==> flow/design.v (excerpt) <==
module risc16_core (
input  logic        clk, reset, start,
output logic        done,
output logic [6:0]  imem_addr,
input  logic [15:0] imem_rdata,
output logic [6:0]  dmem_addr,
output logic        dmem_we,
output logic [15:0] dmem_wdata,
input  logic [15:0] dmem_rdata
);
logic mem_we,reg_we,alusrc,reg_rd,lw_add_e,sw_add_e,lwi,w0,w1,ri;
logic [3:0] status;
logic [6:0] c_mem_addr,d_addr,daddr_in;
logic [15:0] ins, rdata_in;
logic [2:0] alu_cb;
logic [4:0] lw_addr,sw_addr_d, sw_addr_s;
assign ins = imem_rdata;
assign imem_addr = d_addr;
assign dmem_addr = daddr_in;
assign dmem_we = ~ri;
assign dmem_wdata = rdata_in;
control cb(.start(start), .clk(clk), .reset(reset), .status(status), .ins(ins), .alu_cb(alu_cb), .mem_addr(c_mem_addr), .mem_we(mem_we),.reg_we(reg_we),.alusrc(alusrc),.reg_rd(reg_rd),.lw_add_e(lw_add_e),.sw_add_e(sw_add_e),.lwi(lwi),.done(done), .w0(w0), .w1(w1), .lw_addr(lw_addr), .sw_addr_d(sw_addr_d), .sw_addr_s(sw_addr_s));
datapath dp(.clk(clk), .reg_we(reg_we), .alusrc(alusrc), .reg_rd(reg_rd), .lw_add_e(lw_add_e), .sw_add_e(sw_add_e), .lwi(lwi), .alu_cb(alu_cb), .mem_addr(c_mem_addr), .ins(ins), .addr(d_addr), .data(rdata_in), .status(status), .w0(w0), .w1(w1), .reset(reset), .lw_addr(lw_addr), .data_in(dmem_rdata), .daddr(daddr_in), .ri(ri), .sw_addr_d(sw_addr_d), .sw_addr_s(sw_addr_s));
endmodule
Size in the first run: ~580 flip-flops, about 67 I/O pins.
==> flow/config.mk <==
export PLATFORM = sky130hd
export DESIGN_NAME = risc16_core
export DESIGN_NICKNAME = risc16_core
export VERILOG_FILES = /design/flow/design.v
export SDC_FILE = /design/flow/constraint.sdc
export NUM_CORES = 4
export LEC_CHECK = 0
export CAP_MARGIN = 0
export CORE_MARGIN = 2
export CORE_UTILIZATION = 40
export HOLD_SLACK_MARGIN = -0.08
export SETUP_SLACK_MARGIN = 0.14
export SLEW_MARGIN = 20
==> flow/constraint.sdc <==
create_clock -name core_clock -period 7.0 [get_ports {clk}]
set_input_delay 1.4000 -clock core_clock [delete_from_list [all_inputs] [get_ports {clk}]]
set_output_delay 1.4000 -clock core_clock [all_outputs]
set_load 0.01 [all_outputs]
run.sh (not shown) runs the stock make flow with config.mk's settings and CLKGATE_MAP_FILE=.
The first run finished with timing, DRC and antenna clean.
Next try:
CAP_MARGIN = 20   (was 0)
CORE_UTILIZATION = 58   (was 40)
CTS_CLUSTER_SIZE = 24   (was unset)
HOLD_SLACK_MARGIN = unset   (was -0.08)
SETUP_SLACK_MARGIN = unset   (was 0.14)
clock period = 3.81 ns   (was 7.0 ns; I/O delays follow)
After rerunning: The new run finished but failed the layout checks on setup timing; cell area rises by 9.4%; sequential cell count is unchanged; synthesized cell count does not change.
Next try:
CORE_UTILIZATION = 66   (was 58)
SETUP_SLACK_MARGIN = -0.04   (was unset)
clock period = 5.48 ns   (was 3.81 ns; I/O delays follow)
Now the flow stopped in global routing with GRT-0232.
Synthesized cell count is unchanged.
Area after synthesis stays the same.
Die size fell by roughly a tenth.
Next try:
CORE_UTILIZATION = 59   (was 66)
CTS_CLUSTER_SIZE = unset   (was 24)
SETUP_SLACK_MARGIN = 1.62   (was -0.04)
clock period = 5.49 ns   (was 5.48 ns; I/O delays follow)
With this change the flow ran to the end with violations: setup timing.
Area after synthesis does not change.
Die area went up by 12%.
Synthesized cell count does not change.
Next try:
CORE_UTILIZATION = 72   (was 59)
CTS_CLUSTER_SIZE = 72   (was unset)
MAX_ROUTING_LAYER = met4   (was unset)
PLACE_DENSITY_LB_ADDON = 0.0   (was unset)
SETUP_SLACK_MARGIN = -0.48   (was 1.62)
clock period = 6.81 ns   (was 5.49 ns; I/O delays follow)
- The new run ran to the end with violations: setup timing
- design area shrinks by 14%
- setup slack gets worse by 310 ps
- global-route usage increases by 13 points
- wire length decreases by 0.61%
- flip-flop count stays the same
- power falls by 27%
- clock skew shrinks by 24 ps
- clock-buffer cell count climbs by 7
Power is estimated from default activity; no workload was simulated.
